==> exp/sierra <==
==> flow/design.v <==
module fa(
    input a,
    input b,
    input cin,
    output s,
    output cout
);
    assign s = a ^ b  ^ cin;
    assign cout = (a & b) ^ (cin & (a ^ b));
endmodule
module ha(
    input a,
    input b,
    output s,
    output cout
);
    assign s = a ^ b;
    assign cout = a & b;
endmodule
module basic_unit_ha_and(
    input in_x,
    input in_a,
    input in_b,
    output s,
    output cout
);
    wire in_y;
    assign in_y = in_a & in_b;
    assign s = in_x ^ in_y;
    assign cout = in_x & in_y;
endmodule
module basic_unit_fa_and(
    input in_x,
    input in_a,
    input in_b,
    input cin,
    output s,
    output cout
);
    wire in_y;
    assign in_y = in_a & in_b;
    assign s = in_x ^ in_y ^ cin;
    assign cout = (in_x & in_y) ^ (cin & (in_x ^ in_y));
endmodule
module adder_16bit(
    input   [15:0] a,
    input   [15:0] b,
    output  [15:0] out
);
    wire [15:0] s;
    wire [15:0] cout;
    ha i_ha_0 (.a(a[0]), .b(b[0]), .s(s[0]), .cout(cout[0]));
    generate 
        genvar i_adder;
        for(i_adder=1; i_adder<16; i_adder=i_adder+1) begin: adder_for_bits
            fa i_fa (.a(a[i_adder]), .b(b[i_adder]), .cin(cout[i_adder-1]), .s(s[i_adder]), .cout(cout[i_adder]));
        end
    endgenerate
    assign out[15:0] = s[15:0];
endmodule
module lut(
    input [3:0] index,
    output reg [15:0] ei_radian,
    output reg [15:0] tanei
);
    always@(*)
    begin
        case(index)
        4'b0000: begin
            ei_radian = 16'b0000000000000000;
            tanei = 16'h0000;
        end
        4'b0001: begin
            ei_radian = 16'b0110010010000111;
            tanei = 16'h8000;
        end
        4'b0010: begin
            ei_radian = 16'b0011101101011000;
            tanei = 16'h4000;
        end
        4'b0011: begin
            ei_radian = 16'b0001111101011011;
            tanei = 16'h2000;
        end
        4'b0100: begin
            ei_radian = 16'b0000111111101010;
            tanei = 16'h1000;
        end
        4'b0101: begin
            ei_radian = 16'b0000011111111101;
            tanei = 16'h0800;
        end
        4'b0110: begin
            ei_radian = 16'b0000001111111111;
            tanei = 16'h0400;
        end
        4'b0111: begin
            ei_radian = 16'b0000000111111111;
            tanei = 16'h0200;
        end
        4'b1000: begin
            ei_radian = 16'b0000000011111111;
            tanei = 16'h0100;
        end
        4'b1001: begin
            ei_radian = 16'b0000000001111111;
            tanei = 16'h0080;
        end
        4'b1010: begin
            ei_radian = 16'b0000000000111111;
            tanei = 16'h0040;
        end
        4'b1011: begin
            ei_radian = 16'b0000000000011111;
            tanei = 16'h0020;
        end
        4'b1100: begin
            ei_radian = 16'b0000000000001111;
            tanei = 16'h0010;
        end
        4'b1101: begin
            ei_radian = 16'b0000000000000111;
            tanei = 16'h0008;
        end
        4'b1110: begin
            ei_radian = 16'b0000000000000011;
            tanei = 16'h0004;
        end
        4'b1110: begin
            ei_radian = 16'b0000000000000001;
            tanei = 16'h0002;
        end
        default: begin
            ei_radian = 16'b0000000000000000;
            tanei = 16'h0000;
        end
        endcase
    end
endmodule
module add_or_sub_unit(
    input neg,
    input [15:0] ei_radian,
    input [15:0] inner_angle,
    output [15:0] new_inner_angle
);
    wire [15:0] signed_ei_radian;
    assign signed_ei_radian = neg ? {{~{ei_radian}+1}} : ei_radian;
    adder_16bit i_adder_16b_0 (.a(signed_ei_radian), .b(inner_angle), .out(new_inner_angle));
endmodule
module unsigned_unit_first_line(
    input [15:0] in_a,
    input  in_b,
    output [15:0] s
);
    generate
        genvar i_and;
        for(i_and=0;i_and<16;i_and=i_and+1) begin: unsigned_unit_second_line_generate
            assign s[i_and] = in_a[i_and] & in_b;
        end
    endgenerate
endmodule
module unsigned_unit_second_line(
    input [15:0] in_x,
    input [15:0] in_a,
    input  in_b,
    output [15:0] s,
    output [15:0] cout
);
    generate
        genvar i_buh;
        for(i_buh=0;i_buh<16;i_buh=i_buh+1) begin: unsigned_unit_second_line_generate
            basic_unit_ha_and   i_buha  (.in_x(in_x[i_buh]), .in_a(in_a[i_buh]), .in_b(in_b), .s(s[i_buh]), .cout(cout[i_buh]));
        end
    endgenerate
endmodule
module unsigned_unit_line(
    input [15:0] in_x,
    input [15:0] in_a,
    input  in_b,
    input [15:0] cin,
    output [15:0] s,
    output [15:0] cout
);
    generate
        genvar i_buf;
        for(i_buf=0;i_buf<16;i_buf=i_buf+1) begin: unsigned_unit_second_line_generate
            basic_unit_fa_and   i_bufa  (.in_x(in_x[i_buf]), .in_a(in_a[i_buf]), .in_b(in_b), .cin(cin[i_buf]), .s(s[i_buf]), .cout(cout[i_buf]));
        end
    endgenerate
endmodule
module multiply_and_add_unit(
    input [15:0] in,
    input [15:0] a,
    input [15:0] b,
    input neg,
    output [15:0] out
);
    wire [15:0] s_line [15:0];
    wire [15:0] cout_line [15:1];
    unsigned_unit_first_line    i_bul_0 (.in_a(a), .in_b(b[0]), .s(s_line[0]));
    unsigned_unit_second_line   i_bul_1 (.in_x({1'b0, s_line[0][15:1]}), .in_a(a), .in_b(b[1]), .s(s_line[1]), .cout(cout_line[1]));
    unsigned_unit_line          i_bul_2 (.in_x({1'b0, s_line[1][15:1]}), .in_a(a), .in_b(b[2]), .cin(cout_line[1]), .s(s_line[2]), .cout(cout_line[2]));
    generate
        genvar i_bul_mac;
        for(i_bul_mac=2;i_bul_mac<16;i_bul_mac=i_bul_mac+1) begin: unsigned_unit_line_generate
            unsigned_unit_line  i_bul_mac_unit (.in_x({1'b0, s_line[i_bul_mac-1][15:1]}), .in_a(a), .in_b(b[i_bul_mac]), .cin(cout_line[i_bul_mac-1]), .s(s_line[i_bul_mac]), .cout(cout_line[i_bul_mac]));
        end
    endgenerate
    wire [31:0] product_32b;
    generate
        genvar i_s;
        for(i_s=0;i_s<16;i_s=i_s+1) begin: unsigned_output_low_generate
            assign product_32b[i_s] = s_line[i_s][0];
        end
    endgenerate
    adder_16bit i_adder_16b_0 (.a({s_line[15][15:0]}), .b(cout_line[15]), .out(product_32b[31:16]));
    wire [15:0] pos_or_neg;
    assign pos_or_neg = neg ? {{~{product_32b[31:16]}+1}} : {product_32b[31:16]};
    adder_16bit i_adder_16b_1 (.a(in), .b(pos_or_neg), .out(out));
endmodule
module cordic (
    input clk,
    input rst_n,
    input start,
    input [15:0] angle,
    output reg [15:0] cos,
    output reg [15:0] sin
);
    reg [15:0] sampled_angle;
    reg [15:0] inner_angle;
    reg working;
    reg [3:0] state;
    wire [15:0] ei_radian;
    wire [15:0] tanei;
    wire [15:0] new_inner_angle;
    wire [15:0] new_sin;
    wire [15:0] new_cos;
    wire neg;
    always@(posedge clk or negedge rst_n) begin
        if (!rst_n == 1'b1) begin
            sampled_angle <= 16'b0;
        end
        else begin
            if (start == 1'b1) begin
                sampled_angle <= angle;
            end
            else begin
                sampled_angle <= sampled_angle;
            end
        end
    end
    always@(posedge clk or negedge rst_n) begin
        if (!rst_n == 1'b1) begin
            inner_angle <= 16'b0;
        end
        else begin
            if (start == 1'b1) begin
                inner_angle <= 16'b0;
            end
            else begin
                inner_angle <= new_inner_angle;
            end
        end
    end
    always@(posedge clk or negedge rst_n) begin
        if (!rst_n == 1'b1) begin
            working <= 1'b0;
        end
        else begin
            if (start == 1'b1) begin
                working <= 1'b1;
            end
            else begin
                if (state == 4'b1111) begin
                    working <= 1'b0;
                end
                else begin
                    working <= working;
                end
            end
        end
    end
    always@(posedge clk or negedge rst_n) begin
        if (!rst_n == 1'b1) begin
            state <= 4'b0;
        end
        else begin
            if (start == 1'b1) begin
                state <= 4'b0;
            end
            else begin
                if (working == 1'b0) begin
                    state <= 4'b0;
                end
                else begin
                    state <= state + 1;
                end
            end
        end
    end
    always@(posedge clk or negedge rst_n) begin
        if (!rst_n == 1'b1) begin
            sin <= 16'b0;
        end
        else begin
            if (start == 1'b1) begin
                sin <= 16'b0;
            end
            else begin
                if (working == 1'b0) begin
                    sin <= sin;
                end
                else begin
                    sin <= new_sin;
                end
            end
        end
    end
    always@(posedge clk or negedge rst_n) begin
        if (!rst_n == 1'b1) begin
            cos <= 16'b0;
        end
        else begin
            if (start == 1'b1) begin
                cos <= 16'b0100110110111010;
            end
            else begin
                if (working == 1'b0) begin
                    cos <= cos;
                end
                else begin
                    cos <= new_cos;
                end
            end
        end
    end
    lut i_lut_0 (.index(state), .ei_radian(ei_radian),  .tanei(tanei));
    assign neg = (inner_angle <= sampled_angle) ? 0 : 1;
    add_or_sub_unit i_aoru (.neg(neg), .ei_radian(ei_radian), .inner_angle(inner_angle), .new_inner_angle(new_inner_angle));
    multiply_and_add_unit i_mac_cos (.in(cos), .a(tanei), .b(sin), .neg(~neg), .out(new_cos));
    multiply_and_add_unit i_mac_sin (.in(sin), .a(tanei), .b(cos), .neg(neg), .out(new_sin));
endmodule
==> flow/run.sh <==
#!/bin/bash
# the make line also repeats each setting of config.mk as NAME=value (left out here)
make -C /OpenROAD-flow-scripts/flow DESIGN_CONFIG=/design/flow/config.mk WORK_HOME=/design/flow/orfs CLKGATE_MAP_FILE= finish
==> flow/config.mk <==
export PLATFORM = sky130hd
export DESIGN_NAME = cordic
export DESIGN_NICKNAME = cordic
export VERILOG_FILES = /design/flow/design.v
export SDC_FILE = /design/flow/constraint.sdc
export NUM_CORES = 4
export LEC_CHECK = 0
export ABC_AREA = 1
export CAP_MARGIN = 20
export CORE_ASPECT_RATIO = 0.5
export CORE_MARGIN = 2
export CORE_UTILIZATION = 50
export CTS_CLUSTER_DIAMETER = 310
export CTS_CLUSTER_SIZE = 99
export SLEW_MARGIN = 20
export TNS_END_PERCENT = 5
==> flow/constraint.sdc <==
create_clock -name core_clock -period 16.0 [get_ports {clk}]
set_input_delay 3.2000 -clock core_clock [delete_from_list [all_inputs] [get_ports {clk}]]
set_output_delay 3.2000 -clock core_clock [all_outputs]
set_load 0.01 [all_outputs]
==> exp/pepper: changes against exp/sierra <==
- ABC_AREA: 1 -> unset
- CORE_ASPECT_RATIO: 0.5 -> unset
- CORE_UTILIZATION: 50 -> 65
- CTS_CLUSTER_DIAMETER: 310 -> 232
- CTS_CLUSTER_SIZE: 99 -> unset
- TNS_END_PERCENT: 5 -> unset
==> flow/constraint.sdc (replaced) <==
create_clock -name core_clock -period 12.7 [get_ports {clk}]
set_input_delay 2.5400 -clock core_clock [delete_from_list [all_inputs] [get_ports {clk}]]
set_output_delay 2.5400 -clock core_clock [all_outputs]
set_load 0.01 [all_outputs]
==> metrics.yaml <==
status:
  status: "no timing/DRC/antenna violations"
layout:
  seq_area_frac: 0.09786
  post-route-util: 0.5512
clock_tree:
  post_cts.resized_instances: 0
  post_cts.repair.setup_buffers: 0
worst_setup_path:
  endpoint: "sin[15]"
pwr:
  cellInternalPower_mw: 0.8679
  power-per-cell-area_nw_per_um2: 103.1
  pg_comb_mw: 1.27
detailed_routing:
  avgViaCountPerCell: 5.208
  avgRoutedWirePerCell_microns: 17.68
synthesis:
  synth.distinct_cells: 35
global_route:
  grt_max_degree: 51
job:
  total_number_of_warnings_across_the_stage_logs: 33
sta:
  final.min_clock_period_ps: 15350
(the above is from exp/sierra)
==> metrics.yaml <==
status:
  status: "complete, but fails checks"
  failed_checks: "setup timing"
pwr:
  pg_comb_mw: 1.90
  power-per-cell-area_nw_per_um2: 130.3
  cellInternalPower_mw: 1.318
worst_setup_path:
  endpoint: "cos[15]"
job:
  total_number_of_warnings_across_the_stage_logs: 38
detailed_routing:
  avgRoutedWirePerCell_microns: 19.21
synthesis:
  synth.distinct_cells: 57
sta:
  number_of_setup_violations_in_the_final_report: 8
  worst_slack_ps: -1639
layout:
  post-route-util: 0.7528
(the above is from exp/pepper)
No activity file was given, so power comes from the tool's default toggle rates.
